==> run a: inputs <==
// cpu
module cpu(clock, reset, instruction, read_data, memory_control, PC, ALU_result, write_data);
==> flow/config.mk <==
export PLATFORM = sky130hd
export DESIGN_NAME = cpu
export DESIGN_NICKNAME = cpu
export VERILOG_FILES = /design/flow/design.v
export SDC_FILE = /design/flow/constraint.sdc
export NUM_CORES = 4
export LEC_CHECK = 0
export CAP_MARGIN = 20
export CORE_MARGIN = 2
export CORE_UTILIZATION = 60
export CTS_CLUSTER_SIZE = 56
export PLACE_DENSITY_LB_ADDON = 0.05
export SETUP_SLACK_MARGIN = 1.75
export SLEW_MARGIN = 20
==> flow/constraint.sdc <==
create_clock -name core_clock -period 6.09 [get_ports {clock}]
set_input_delay 1.2180 -clock core_clock [delete_from_list [all_inputs] [get_ports {clock}]]
set_output_delay 1.2180 -clock core_clock [all_outputs]
set_load 0.01 [all_outputs]
run.sh (not shown) runs the stock make flow with config.mk's settings and CLKGATE_MAP_FILE=.
==> inputs of run b, as changes to run a <==
==> flow/config.mk (replaced) <==
export PLATFORM = sky130hd
export DESIGN_NAME = cpu
export DESIGN_NICKNAME = cpu
export VERILOG_FILES = /design/flow/design.v
export SDC_FILE = /design/flow/constraint.sdc
export NUM_CORES = 4
export LEC_CHECK = 0
export CAP_MARGIN = 20
export CELL_PAD_IN_SITES_DETAIL_PLACEMENT = 0
export CORE_MARGIN = 2
export CORE_UTILIZATION = 58
export CTS_CLUSTER_SIZE = 59
export GPL_TIMING_DRIVEN = 1
export MAX_ROUTING_LAYER = met4
export PLACE_DENSITY_LB_ADDON = 0.16
export SETUP_SLACK_MARGIN = -0.48
export SLEW_MARGIN = 20
export TNS_END_PERCENT = 15
==> results <==
Run a stopped in global routing. Run b ran to the end with violations: negative setup slack. Between run a and run b, the lower die area is in run a (gap about 3.3%, measured against run b). In area after synthesis, run a and run b do not differ. In synthesized cell count, run b and run a do not differ.

==> inputs of exp/quartz <==
Starting RTL as in the previous note.
clock: 11.0 ns
lec_check: 0
cap_margin: 0
cell_pad_in_sites_detail_placement: 1
core_margin: 2
core_utilization: 40
cts_cluster_diameter: 347
gpl_routability_driven: 1
max_routing_layer: met4
setup_slack_margin: 2.84
slew_margin: 15
==> inputs of exp/sierra, as changes to exp/quartz <==
==> flow/config.mk (replaced) <==
export PLATFORM = sky130hd
export DESIGN_NAME = cpu
export DESIGN_NICKNAME = cpu
export VERILOG_FILES = /design/flow/design.v
export SDC_FILE = /design/flow/constraint.sdc
export NUM_CORES = 4
export LEC_CHECK = 0
export CAP_MARGIN = 20
export CELL_PAD_IN_SITES_DETAIL_PLACEMENT = 0
export CORE_MARGIN = 2
export CORE_UTILIZATION = 58
export CTS_CLUSTER_SIZE = 29
export GPL_TIMING_DRIVEN = 1
export MAX_ROUTING_LAYER = met4
export PLACE_DENSITY_LB_ADDON = 0.17
export SLEW_MARGIN = 20
export TNS_END_PERCENT = 15
==> flow/constraint.sdc (replaced) <==
create_clock -name core_clock -period 6.09 [get_ports {clock}]
set_input_delay 1.2180 -clock core_clock [delete_from_list [all_inputs] [get_ports {clock}]]
set_output_delay 1.2180 -clock core_clock [all_outputs]
set_load 0.01 [all_outputs]
==> inputs of exp/delta, as changes to exp/quartz <==
==> flow/config.mk (replaced) <==
export PLATFORM = sky130hd
export DESIGN_NAME = cpu
export DESIGN_NICKNAME = cpu
export VERILOG_FILES = /design/flow/design.v
export SDC_FILE = /design/flow/constraint.sdc
export NUM_CORES = 4
export LEC_CHECK = 0
export CAP_MARGIN = 20
export CORE_MARGIN = 2
export CORE_UTILIZATION = 60
export CTS_CLUSTER_SIZE = 57
export SETUP_SLACK_MARGIN = -0.66
export SLEW_MARGIN = 20
==> flow/constraint.sdc (replaced) <==
create_clock -name core_clock -period 6.61 [get_ports {clock}]
set_input_delay 1.3220 -clock core_clock [delete_from_list [all_inputs] [get_ports {clock}]]
set_output_delay 1.3220 -clock core_clock [all_outputs]
set_load 0.01 [all_outputs]
==> metrics.txt <==
# HELP chip_impl_metric Implementation results
# TYPE chip_impl_metric gauge
chip_impl_info{name="run_status",value="failed layout checks"} 1
chip_impl_info{name="layout.failed_checks",value="setup timing"} 1
chip_impl_metric{name="log.warning_count",unit=""} 98
chip_impl_metric{name="number_of_global_route_vias_before_repair",unit=""} 55700
chip_impl_metric{name="setup_viol",unit=""} 833
chip_impl_metric{name="timing.critical_path.depth",unit=""} 25
chip_impl_metric{name="via_count",unit=""} 60000
chip_impl_metric{name="layout_setup_ws",unit="ps"} -2160
chip_impl_info{name="globalRoute.busiestLayer",value="met2"} 1
chip_impl_metric{name="min_period",unit="ps"} 8250
chip_impl_metric{name="timing_max_transition_violations_final",unit=""} 0
chip_impl_metric{name="post-route-period-util",unit="%"} 135
chip_impl_metric{name="fin_hold_ws",unit="ps"} 774
chip_impl_metric{name="dr.first_iter.drc_count",unit=""} 12800
-- figures above: exp/sierra

==> metrics.txt <==
# HELP chip_impl_metric Flow report values
# TYPE chip_impl_metric gauge
chip_impl_info{name="run_status",value="stopped before the end"} 1
chip_impl_info{name="last-stage-reached",value="global routing"} 1
chip_impl_metric{name="finalWeightedCongestion",unit=""} 1.06
chip_impl_metric{name="synth-edff-count",unit=""} 1024
chip_impl_info{name="ys_top_cells_by_count",value="1024 x sky130_fd_sc_hd__edfxtp_1, 534 x sky130_fd_sc_hd__mux4_2, 303 x sky130_fd_sc_hd__nor2_1"} 1
chip_impl_metric{name="number_of_nets_at_floorplan",unit=""} 4776
chip_impl_metric{name="postCtsSetupRepairBufs",unit=""} 77
chip_impl_metric{name="number_of_port_buffers",unit=""} 165
chip_impl_metric{name="syn_avg_cell_area",unit="um^2"} 13.8
chip_impl_metric{name="cts_num_sinks",unit=""} 1056
chip_impl_metric{name="num_rows",unit=""} 118
-- figures above: exp/delta

==> metrics.txt <==
# HELP chip_impl_metric Implementation results
# TYPE chip_impl_metric gauge
chip_impl_metric{name="critPathRequiredTime",unit="ps"} 8800
chip_impl_metric{name="layout_setup_ws",unit="ps"} 1020
chip_impl_metric{name="min_period",unit="ps"} 9980
chip_impl_metric{name="postCtsHoldBufs",unit=""} 0
chip_impl_metric{name="number_of_global_route_vias_before_repair",unit=""} 50600
chip_impl_metric{name="log.warning_count",unit=""} 98
chip_impl_info{name="globalRoute.busiestLayer",value="met2"} 1
chip_impl_metric{name="worst_path_arrival_time",unit="ps"} 7780
chip_impl_metric{name="setup_viol",unit=""} 0
chip_impl_metric{name="via_count",unit=""} 50600
chip_impl_info{name="run_status",value="no timing/DRC/antenna violations"} 1
chip_impl_metric{name="timing_max_transition_violations_final",unit=""} 0
chip_impl_metric{name="post-route-period-util",unit="%"} 90.7
-- figures above: exp/quartz


==> v34: inputs <==
Starting RTL as in the previous note.
## cpu
module cpu(clock, reset, instruction, read_data, memory_control, PC, ALU_result, write_data);
==> flow/config.mk <==
export PLATFORM = sky130hd
export DESIGN_NAME = cpu
export DESIGN_NICKNAME = cpu
export VERILOG_FILES = /design/flow/design.v
export SDC_FILE = /design/flow/constraint.sdc
export NUM_CORES = 4
export LEC_CHECK = 0
export CAP_MARGIN = 20
export CORE_MARGIN = 2
export CORE_UTILIZATION = 40
export CTS_CLUSTER_SIZE = 81
export GPL_TIMING_DRIVEN = 0
export SETUP_SLACK_MARGIN = 2.73
export SLEW_MARGIN = 20
==> flow/constraint.sdc <==
create_clock -name core_clock -period 11.0 [get_ports {clock}]
set_input_delay 2.2000 -clock core_clock [delete_from_list [all_inputs] [get_ports {clock}]]
set_output_delay 2.2000 -clock core_clock [all_outputs]
set_load 0.01 [all_outputs]
==> v33 (differences from v34) <==
--- a/flow/config.mk
+++ b/flow/config.mk
@@ -7,8 +7,6 @@
 export LEC_CHECK = 0
 export CAP_MARGIN = 20
 export CORE_MARGIN = 2
-export CORE_UTILIZATION = 40
-export CTS_CLUSTER_SIZE = 81
-export GPL_TIMING_DRIVEN = 0
-export SETUP_SLACK_MARGIN = 2.73
+export CORE_UTILIZATION = 57
+export SETUP_SLACK_MARGIN = 1.48
 export SLEW_MARGIN = 20
==> flow/constraint.sdc (replaced) <==
create_clock -name core_clock -period 6.61 [get_ports {clock}]
set_input_delay 1.3220 -clock core_clock [delete_from_list [all_inputs] [get_ports {clock}]]
set_output_delay 1.3220 -clock core_clock [all_outputs]
set_load 0.01 [all_outputs]
==> v18 (differences from v34) <==
==> flow/config.mk (replaced) <==
export PLATFORM = sky130hd
export DESIGN_NAME = cpu
export DESIGN_NICKNAME = cpu
export VERILOG_FILES = /design/flow/design.v
export SDC_FILE = /design/flow/constraint.sdc
export NUM_CORES = 4
export LEC_CHECK = 0
export CAP_MARGIN = 20
export CELL_PAD_IN_SITES_DETAIL_PLACEMENT = 0
export CORE_MARGIN = 2
export CORE_UTILIZATION = 58
export CTS_CLUSTER_SIZE = 29
export GPL_TIMING_DRIVEN = 1
export MAX_ROUTING_LAYER = met4
export PLACE_DENSITY_LB_ADDON = 0.06
export SLEW_MARGIN = 20
export TNS_END_PERCENT = 15
==> flow/constraint.sdc (replaced) <==
create_clock -name core_clock -period 6.09 [get_ports {clock}]
set_input_delay 1.2180 -clock core_clock [delete_from_list [all_inputs] [get_ports {clock}]]
set_output_delay 1.2180 -clock core_clock [all_outputs]
set_load 0.01 [all_outputs]
==> comparison <==
- v34 completed without violations. v18 stopped in global routing (ODB-0269). v33 reached the layout checks and failed them: negative setup slack.
- Against v34, the setup slack of v33 is worse by 1.9 ns.
- Against v34, the first-iteration DRC count of v33 is larger by 1.4%.
- Clock power: v34 is smaller than v33 (about 36%).
- Flip-flop count is the same in v33 and v34.
No activity file was given, so power comes from the tool's default toggle rates.
